==> inputs of 06-04 <==
==> flow/design.v <==
module design_5 #(parameter width = 8, parameter cwidth =4)(
  input [width-1:0] OPA, OPB,
  input CLK, RST, CE, MODE, CIN,
  input [1:0] INP_VALID,
  input [cwidth-1:0] CMD,
  output reg [2*width:0] RES,
  output reg OFLOW,
  output reg COUT,
  output reg G,
  output reg L,
  output reg E,
  output reg ERR
);
reg [2*width:0] temp;
reg [2*width:0] next_RES;
reg next_COUT, next_OFLOW, next_G, next_L, next_E, next_ERR;
localparam CMD_ADD = 4'b0000;
localparam CMD_SUB = 4'b0001;
localparam CMD_ADD_CIN = 4'b0010;
localparam CMD_SUB_CIN = 4'b0011;
localparam CMD_EGL = 4'b1000;
localparam CMD_INC_MUL = 4'b1001;
localparam CMD_SHIFT_MUL = 4'b1010;
localparam CMD_SI_UNSI_ADD = 4'b1011;
localparam CMD_SI_UNSI_SUB = 4'b1100;
localparam CMD_INC_A = 4'b0100;
localparam CMD_DEC_A = 4'b0101;
localparam CMD_INC_B = 4'b0110;
localparam CMD_DEC_B = 4'b0111;
localparam CMD_AND = 4'b0000;
localparam CMD_NAND = 4'b0001;
localparam CMD_OR = 4'b0010;
localparam CMD_NOR = 4'b0011;
localparam CMD_XOR = 4'b0100;
localparam CMD_XNOR = 4'b0101;
localparam CMD_ROL_A_B = 4'b1100;
localparam CMD_ROR_A_B = 4'b1101;
localparam CMD_NOT_A = 4'b0110;
localparam CMD_SHR1_A = 4'b1000;
localparam CMD_SHLI_A = 4'b1001;
localparam CMD_NOT_B = 4'b0111;
localparam CMD_SHR1_B = 4'b1010;
localparam CMD_SHL1_B = 4'b1011;
wire [2:0] amount;
assign amount = OPB[2:0];
always@(posedge CLK or posedge RST)
begin
    if(RST)begin
        next_RES <= 'b0;
        next_COUT <= 1'b0;
        next_OFLOW <= 1'b0;
        next_G <= 1'b0;
        next_E <= 1'b0;
        next_L <= 1'b0;
        next_ERR <= 1'b0;
    end
    else if(CE)
    begin
        if(INP_VALID == 2'b00)
        begin
            next_RES <= 'b0;
            next_COUT <= 1'b0;
            next_OFLOW <= 1'b0;
            next_G <= 1'b0;
            next_E <= 1'b0;
            next_L <= 1'b0;
            next_ERR <= 1'b0;
        end
        else if(INP_VALID ==2'b11)
        begin
            next_RES <= 'b0;
            next_COUT <= 1'b0;
            next_OFLOW <= 1'b0;
            next_G <= 1'b0;
            next_E <= 1'b0;
            next_L <= 1'b0;
            next_ERR <= 1'b0;
            if(MODE)begin
                case(CMD)
                    CMD_ADD:
                    begin
                        temp = OPA + OPB;
                        next_RES <= temp;
                        next_COUT <= temp[width];
                    end
                    CMD_SUB:
                    begin
                        next_OFLOW <= (OPA<OPB)?1'b1:1'b0;
                        next_RES <= OPA-OPB;
                    end
                    CMD_ADD_CIN:
                    begin
                        temp = OPA + OPB + CIN;
                        next_RES <= temp;
                        next_COUT <= temp[width];
                    end
                    CMD_SUB_CIN:
                    begin
                        next_OFLOW <= (OPA<OPB)?1'b1:1'b0;
                        next_RES <= OPA-OPB-CIN;
                    end
                    CMD_EGL:
                    begin
                        next_RES <= 'b0;
                        if(OPA==OPB)
                        begin
                            next_E <= 1'b1;
                            next_G <= 1'b0;
                            next_L <= 1'b0;
                        end
                        else if(OPA>OPB)
                        begin
                            next_E <= 1'b0;
                            next_G <= 1'b1;
                            next_L <= 1'b0;
                        end
                        else
                        begin
                            next_E <= 1'b0;
                            next_G <= 1'b0;
                            next_L <= 1'b1;
                        end
                    end
                    CMD_INC_MUL:
                    begin
                        temp = (OPA+1) * (OPB+1);
                        next_RES <= temp;
                        next_COUT <= temp[2*width];
                    end
                    CMD_SHIFT_MUL:
                    begin
                        temp =(OPA<<1)*OPB;
                        next_RES <= temp;
                        next_COUT <= temp[2*width];
                    end
                    CMD_SI_UNSI_ADD:
                    begin
                        temp = $signed(OPA) + $signed(OPB);
                        next_RES <= temp;
                        next_COUT <= temp[width];
                        next_OFLOW <= ((OPA[width-1] == OPB[width-1]) && (temp[width-1] != OPA[width-1])) ? 1'b1 : 1'b0;
                        if($signed(OPA)==$signed(OPB))
                        begin
                            next_E <= 1'b1;
                            next_G <= 1'b0;
                            next_L <= 1'b0;
                        end
                        else if($signed(OPA)>$signed(OPB))
                        begin
                            next_E <= 1'b0;
                            next_G <= 1'b1;
                            next_L <= 1'b0;
                        end
                        else
                        begin
                            next_E <= 1'b0;
                            next_G <= 1'b0;
                            next_L <= 1'b1;
                        end
                    end
                    CMD_SI_UNSI_SUB:
                    begin
                        temp = $signed(OPA) - $signed(OPB);
                        next_RES<= temp;
                        next_COUT <= temp[width];
                       next_OFLOW <= ((OPA[width-1] != OPB[width-1]) && (temp[width-1] != OPA[width-1])) ? 1'b1 : 1'b0;
                        if($signed(OPA) == $signed(OPB))
                        begin
                            next_E <= 1'b1;
                            next_G <= 1'b0;
                            next_L <= 1'b0;
                        end
                        else if($signed(OPA) > $signed(OPB))
                        begin
                            next_E <= 1'b0;
                            next_G <= 1'b1;
                            next_L <= 1'b0;
                        end
                        else
                        begin
                            next_E <= 1'b0;
                            next_G <= 1'b0;
                            next_L <= 1'b1;
                        end
                    end
                    default:
                    begin
                        next_RES <= 'b0;
                        next_COUT <= 1'b0;
                        next_OFLOW <= 1'b0;
                        next_G <= 1'b0;
                        next_E <= 1'b0;
                        next_L <= 1'b0;
                        next_ERR <= 1'b0;
                    end
                endcase
            end
            else begin
                case(CMD)
                    CMD_AND:next_RES <= {{width*2-(width-1){1'b0}},OPA&OPB};
                    CMD_NAND:next_RES <= {{width*2-(width-1){1'b0}},~(OPA&OPB)};
                    CMD_OR:next_RES <= {{width*2-(width-1){1'b0}},OPA|OPB};
                    CMD_NOR:next_RES <= {{width*2-(width-1){1'b0}},~(OPA|OPB)};
                    CMD_XOR:next_RES <= {{width*2-(width-1){1'b0}},OPA^OPB};
                    CMD_XNOR:next_RES <= {{width*2-(width-1){1'b0}},~(OPA^OPB)};
                    CMD_ROL_A_B:
                    begin
                        if (amount == 0)
                            next_RES <= {{width*2-(width-1){1'b0}}, OPA};
                        else
                            next_RES <= {{width*2-(width){1'b0}}, (OPA << amount) | (OPA >> (width - amount))};
                        next_ERR <= (width > 3 && |OPB[width-1:3]) ? 1'b1 : 1'b0;
                    end
                    CMD_ROR_A_B:
                    begin
                        if (amount == 0)
                            next_RES <= {{width*2-(width-1){1'b0}}, OPA};
                        else
                            next_RES <= {{width*2-(width-1){1'b0}}, (OPA >> amount) | (OPA << (width - amount))};
                        next_ERR <= (width > 3 && |OPB[width-1:3]) ? 1'b1 : 1'b0;
                    end
                    default:
                    begin
                        next_RES <='b0;
                        next_COUT <= 1'b0;
                        next_OFLOW <= 1'b0;
                        next_G <= 1'b0;
                        next_E <= 1'b0;
                        next_L <= 1'b0;
                        next_ERR <= 1'b0;
                    end
                endcase
            end
        end
        else if(INP_VALID == 2'b01)
        begin
            next_RES <=  'b0;
            next_COUT <= 1'b0;
            next_OFLOW <= 1'b0;
            next_G <= 1'b0;
            next_E <= 1'b0;
            next_L <= 1'b0;
            next_ERR <= 1'b0;
            if(MODE)begin
                case(CMD)
                    CMD_INC_A:next_RES <= OPA+1;
                    CMD_DEC_A:next_RES <= OPA-1;
                    default:
                    begin
                        next_RES <= 'b0;
                        next_COUT <= 1'b0;
                        next_OFLOW <= 1'b0;
                        next_G <= 1'b0;
                        next_E <= 1'b0;
                        next_L <= 1'b0;
                        next_ERR <= 1'b0;
                    end
                endcase
            end
            else begin
                case(CMD)
                    CMD_NOT_A:next_RES <= {{width*2-(width-1){1'b0}},~OPA};
                    CMD_SHR1_A:next_RES <= {{width*2-(width-1){1'b0}},OPA>>1};
                    CMD_SHLI_A:next_RES <= {{width*2-(width-1){1'b0}},OPA<<1};
                    default:
                    begin
                        next_RES <= 'b0;
                        next_COUT <= 1'b0;
                        next_OFLOW <= 1'b0;
                        next_G <= 1'b0;
                        next_E <= 1'b0;
                        next_L <= 1'b0;
                        next_ERR <= 1'b0;
                    end
                endcase
            end
        end
        else if(INP_VALID == 2'b10)
            begin
                next_RES <= 'b0;
                next_COUT <= 1'b0;
                next_OFLOW <= 1'b0;
                next_G <= 1'b0;
                next_E <= 1'b0;
                next_L <= 1'b0;
                next_ERR <= 1'b0;
                if(MODE) begin
                    case(CMD)
                        CMD_INC_B: next_RES <= OPB + 1;
                        CMD_DEC_B: next_RES <= OPB - 1;
                        default:
                        begin
                            next_RES <= 'b0;
                            next_COUT <= 1'b0;
                            next_OFLOW <= 1'b0;
                            next_G <= 1'b0;
                            next_E <= 1'b0;
                            next_L <= 1'b0;
                            next_ERR <= 1'b0;
                        end
                    endcase
                end
                else begin
                    case(CMD)
                        CMD_NOT_B:next_RES <= {{width*2-(width-1){1'b0}},~OPB};
                        CMD_SHR1_B:next_RES <= {{width*2-(width-1){1'b0}},OPB>>1};
                        CMD_SHL1_B:next_RES <= {{width*2-(width-1){1'b0}},OPB<<1};
                        default:
                        begin
                            next_RES <= 'b0;
                            next_COUT <= 1'b0;
                            next_OFLOW <= 1'b0;
                            next_G <= 1'b0;
                            next_E <= 1'b0;
                            next_L <= 1'b0;
                            next_ERR <= 1'b0;
                        end
                    endcase
                end
        end
    end
end
always @(posedge CLK or posedge RST) begin
    if(RST) begin
        RES <= 'b0;
        COUT <= 1'b0;
        OFLOW <= 1'b0;
        G <= 1'b0;
        E <= 1'b0;
        L <= 1'b0;
        ERR <= 1'b0;
    end else if (CE) begin
        RES <= next_RES;
        COUT <= next_COUT;
        OFLOW <= next_OFLOW;
        G <= next_G;
        L <= next_L;
        E <= next_E;
        ERR <= next_ERR;
    end
end
endmodule
==> flow/run.sh <==
#!/bin/bash
# the make line also repeats each setting of config.mk as NAME=value (left out here)
make -C /OpenROAD-flow-scripts/flow DESIGN_CONFIG=/design/flow/config.mk WORK_HOME=/design/flow/orfs CLKGATE_MAP_FILE= finish
==> flow/config.mk <==
export PLATFORM = sky130hd
export DESIGN_NAME = design_5
export DESIGN_NICKNAME = design_5
export VERILOG_FILES = /design/flow/design.v
export SDC_FILE = /design/flow/constraint.sdc
export NUM_CORES = 4
export LEC_CHECK = 0
export CAP_MARGIN = 20
export CELL_PAD_IN_SITES_DETAIL_PLACEMENT = 0
export CORE_MARGIN = 2
export CORE_UTILIZATION = 26
export CTS_CLUSTER_DIAMETER = 168
export CTS_CLUSTER_SIZE = 14
export GPL_ROUTABILITY_DRIVEN = 0
export GPL_TIMING_DRIVEN = 0
export HOLD_SLACK_MARGIN = -0.08
export MAX_ROUTING_LAYER = met5
export PLACE_DENSITY = 0.37
export SETUP_SLACK_MARGIN = -0.55
export SLEW_MARGIN = 40
export TNS_END_PERCENT = 80
==> flow/constraint.sdc <==
create_clock -name core_clock -period 7.21 [get_ports {CLK}]
set_input_delay 1.4420 -clock core_clock [delete_from_list [all_inputs] [get_ports {CLK}]]
set_output_delay 1.4420 -clock core_clock [all_outputs]
set_load 0.01 [all_outputs]
==> 01-17: changes against 06-04 <==
CORE_UTILIZATION = 55   (was 26)
CTS_CLUSTER_DIAMETER = unset   (was 168)
CTS_CLUSTER_SIZE = unset   (was 14)
GPL_ROUTABILITY_DRIVEN = 1   (was 0)
GPL_TIMING_DRIVEN = 1   (was 0)
PLACE_DENSITY = unset   (was 0.37)
==> flow/constraint.sdc (replaced) <==
create_clock -name core_clock -period 5.81 [get_ports {CLK}]
set_input_delay 1.1620 -clock core_clock [delete_from_list [all_inputs] [get_ports {CLK}]]
set_output_delay 1.1620 -clock core_clock [all_outputs]
set_load 0.01 [all_outputs]
==> 08-13: changes against 06-04 <==
ABC_AREA = 1   (was unset)
CELL_PAD_IN_SITES_GLOBAL_PLACEMENT = 3   (was unset)
CORE_ASPECT_RATIO = 0.75   (was unset)
CORE_MARGIN = 4   (was 2)
CORE_UTILIZATION = 46   (was 26)
CTS_CLUSTER_DIAMETER = unset   (was 168)
CTS_CLUSTER_SIZE = unset   (was 14)
GPL_TIMING_DRIVEN = 1   (was 0)
MAX_ROUTING_LAYER = met4   (was met5)
MIN_ROUTING_LAYER = met2   (was unset)
PLACE_DENSITY = unset   (was 0.37)
SETUP_SLACK_MARGIN = unset   (was -0.55)
TNS_END_PERCENT = 40   (was 80)
==> flow/constraint.sdc (replaced) <==
create_clock -name core_clock -period 8.75 [get_ports {CLK}]
set_input_delay 1.7500 -clock core_clock [delete_from_list [all_inputs] [get_ports {CLK}]]
set_output_delay 1.7500 -clock core_clock [all_outputs]
set_load 0.01 [all_outputs]
==> 03-08: changes against 06-04 <==
ABC_AREA = 1   (was unset)
CELL_PAD_IN_SITES_DETAIL_PLACEMENT = unset   (was 0)
CORE_UTILIZATION = 66   (was 26)
CTS_CLUSTER_DIAMETER = unset   (was 168)
CTS_CLUSTER_SIZE = unset   (was 14)
GPL_ROUTABILITY_DRIVEN = unset   (was 0)
GPL_TIMING_DRIVEN = unset   (was 0)
HOLD_SLACK_MARGIN = 0.29   (was -0.08)
MAX_ROUTING_LAYER = unset   (was met5)
PLACE_DENSITY = unset   (was 0.37)
SETUP_SLACK_MARGIN = -0.2   (was -0.55)
SLEW_MARGIN = 20   (was 40)
TNS_END_PERCENT = unset   (was 80)
==> flow/constraint.sdc (replaced) <==
create_clock -name core_clock -period 4.2 [get_ports {CLK}]
set_input_delay 0.8400 -clock core_clock [delete_from_list [all_inputs] [get_ports {CLK}]]
set_output_delay 0.8400 -clock core_clock [all_outputs]
set_load 0.01 [all_outputs]
==> summary of the runs <==
- 03-08 failed in 5_1_grt on GRT-0116. 01-17 finished but failed the layout checks on negative setup slack. 08-13 aborted during 3_1_place_gp_skip_io (GPL-0301). 06-04 produced a layout that fails on negative setup slack.
- Sequential cell count is the same in 01-17 and 06-04.
- Of 01-17 and 06-04, 06-04 has the higher routed wire length (gap 15%, measured against 06-04).
- Of 01-17 and 06-04, 06-04 has the higher setup slack (gap 0.12 ns).
- In 06-04 the combinational power is lower than in 01-17, by about 27%.
- Of 06-04 and 01-17, 06-04 has the higher register-to-register slack (gap 1.3 ns).
- Of 06-04 and 01-17, 01-17 has the higher final area (gap about 4.7%, measured against 01-17).
==> figures <==
Maximum buffer depth of the clock tree: 06-04 2; 03-08 2; 01-17 2; 08-13 -
Instance area after placement: 06-04 12600 µm²; 03-08 13440 µm²; 01-17 13130 µm²; 08-13 -
Insertion delay of the later-clocked pin in the worst-skew pair: 06-04 0.28 ns; 03-08 -; 01-17 0.29 ns; 08-13 -
Detailed Route WL: 06-04 50460 µm; 03-08 -; 01-17 42670 µm; 08-13 -
Sw Share: 06-04 0.5328; 03-08 -; 01-17 0.4734; 08-13 -
Final TNS setup: 06-04 -1.170 ns; 03-08 -; 01-17 -2.691 ns; 08-13 -
Part of the power in registers: 06-04 0.124; 03-08 -; 01-17 0.116; 08-13 -
Startpoint of the tightest hold check path: 06-04 next_RES[4]; 03-08 -; 01-17 RES[10]; 08-13 -
Routed vias/inst: 06-04 5.365; 03-08 -; 01-17 6.388; 08-13 -
Reported clock group power: 06-04 0.218 mW; 03-08 -; 01-17 0.269 mW; 08-13 -
# resized after CTS: 06-04 15; 03-08 211; 01-17 27; 08-13 -
Comb area: 06-04 9264 µm²; 03-08 -; 01-17 9296 µm²; 08-13 -
Result of the run: 06-04 failed layout checks; 03-08 stopped before the end; 01-17 failed layout checks; 08-13 stopped before the end
Failing step: 06-04 -; 03-08 5_1_grt; 01-17 -; 08-13 3_1_place_gp_skip_io
Violated checks: 06-04 negative setup slack; 03-08 -; 01-17 negative setup slack; 08-13 -

* * *

==> run K: inputs <==
Starts from the design.v that is shown in full above.
Settings: LEC_CHECK=0, CAP_MARGIN=20, CELL_PAD_IN_SITES_GLOBAL_PLACEMENT=3, CORE_ASPECT_RATIO=0.62, CORE_MARGIN=10, CORE_UTILIZATION=45, CTS_CLUSTER_DIAMETER=238, CTS_CLUSTER_SIZE=75, GPL_TIMING_DRIVEN=0, MIN_ROUTING_LAYER=met2, PLACE_DENSITY_LB_ADDON=0.1, SLEW_MARGIN=20, TNS_END_PERCENT=90; clock period 10.0 ns.
run.sh (not shown) runs the stock make flow with config.mk's settings and CLKGATE_MAP_FILE=.
==> run E: changes against run K <==
==> flow/config.mk (replaced) <==
export PLATFORM = sky130hd
export DESIGN_NAME = design_5
export DESIGN_NICKNAME = design_5
export VERILOG_FILES = /design/flow/design.v
export SDC_FILE = /design/flow/constraint.sdc
export NUM_CORES = 4
export LEC_CHECK = 0
export CAP_MARGIN = 20
export CELL_PAD_IN_SITES_DETAIL_PLACEMENT = 0
export CORE_MARGIN = 2
export CORE_UTILIZATION = 17
export GPL_ROUTABILITY_DRIVEN = 0
export GPL_TIMING_DRIVEN = 0
export HOLD_SLACK_MARGIN = -0.08
export MAX_ROUTING_LAYER = met5
export PLACE_DENSITY = 0.37
export SETUP_SLACK_MARGIN = -0.55
export SLEW_MARGIN = 40
export TNS_END_PERCENT = 80
==> flow/constraint.sdc (replaced) <==
create_clock -name core_clock -period 7.21 [get_ports {CLK}]
set_input_delay 1.4420 -clock core_clock [delete_from_list [all_inputs] [get_ports {CLK}]]
set_output_delay 1.4420 -clock core_clock [all_outputs]
set_load 0.01 [all_outputs]
==> run G: changes against run K <==
==> flow/config.mk (replaced) <==
export PLATFORM = sky130hd
export DESIGN_NAME = design_5
export DESIGN_NICKNAME = design_5
export VERILOG_FILES = /design/flow/design.v
export SDC_FILE = /design/flow/constraint.sdc
export NUM_CORES = 4
export LEC_CHECK = 0
export ABC_AREA = 1
export CAP_MARGIN = 0
export CORE_MARGIN = 2
export CORE_UTILIZATION = 72
export CTS_CLUSTER_SIZE = 10
export PLACE_DENSITY = 0.39
export SLEW_MARGIN = 20
==> flow/constraint.sdc (replaced) <==
create_clock -name core_clock -period 5.47 [get_ports {CLK}]
set_input_delay 1.0940 -clock core_clock [delete_from_list [all_inputs] [get_ports {CLK}]]
set_output_delay 1.0940 -clock core_clock [all_outputs]
set_load 0.01 [all_outputs]
==> run B: changes against run K <==
--- a/flow/config.mk
+++ b/flow/config.mk
@@ -9,10 +9,8 @@
 export CELL_PAD_IN_SITES_GLOBAL_PLACEMENT = 3
-export CORE_ASPECT_RATIO = 0.62
+export CORE_ASPECT_RATIO = 1.27
 export CORE_MARGIN = 10
-export CORE_UTILIZATION = 45
+export CORE_UTILIZATION = 40
 export CTS_CLUSTER_DIAMETER = 238
-export CTS_CLUSTER_SIZE = 75
-export GPL_TIMING_DRIVEN = 0
+export CTS_CLUSTER_SIZE = 90
 export MIN_ROUTING_LAYER = met2
-export PLACE_DENSITY_LB_ADDON = 0.1
 export SLEW_MARGIN = 20
==> flow/constraint.sdc (replaced) <==
create_clock -name core_clock -period 8.0 [get_ports {CLK}]
set_input_delay 1.6000 -clock core_clock [delete_from_list [all_inputs] [get_ports {CLK}]]
set_output_delay 1.6000 -clock core_clock [all_outputs]
set_load 0.01 [all_outputs]
==> results_slide.txt <==
Flow Results at a Glance

Die
  – Num rows: 45
  – Die height: 145 um

Run status
  – Stopping stage: global placement (3_3_place_gp)
  – Run status: aborted with a tool error
  – Stop err: [ERROR FLW-0024] Place density exceeds 1.0 (current PLACE_DENSITY_LB_ADDON =  0.1). Please check if the value of  PLACE_DENSITY_LB_ADDON is between 0 and 0.99.
That was run K.
==> results_slide.txt <==
Flow Results at a Glance

Run status
  – Stopping stage: global routing (5_1_grt)
  – Run status: aborted with a tool error
  – Stop err: [ERROR GRT-0232] Routing congestion too high. Check the congestion heatmap in the GUI.

Die
  – Num rows: 45
That was run G.
==> results_slide.txt <==
Key Metrics from the Run

Run status
  – Run status: finished with violations
  – Layout check failures: negative setup slack

Logic synthesis
  – Mapped Nets: 1626
  – Yosys top cell by area: fa_1

Final timing
  – Fin worst setup slack: -0.269 ns
  – Final setup viols: 10
  – Max Slew Vio Count: 0

Die
  – Die height: 262 um
  – Num rows: 94
That was run E.
==> results_slide.txt <==
Key Metrics from the Run

Run status
  – Run status: timing/DRC/antenna clean

Die
  – Die height: 209 um

Final timing
  – Fin worst setup slack: 0.447 ns

Power
  – Combinational gate power: 1.72 mW
That was run B.
Power and IR drop assume default switching activity.
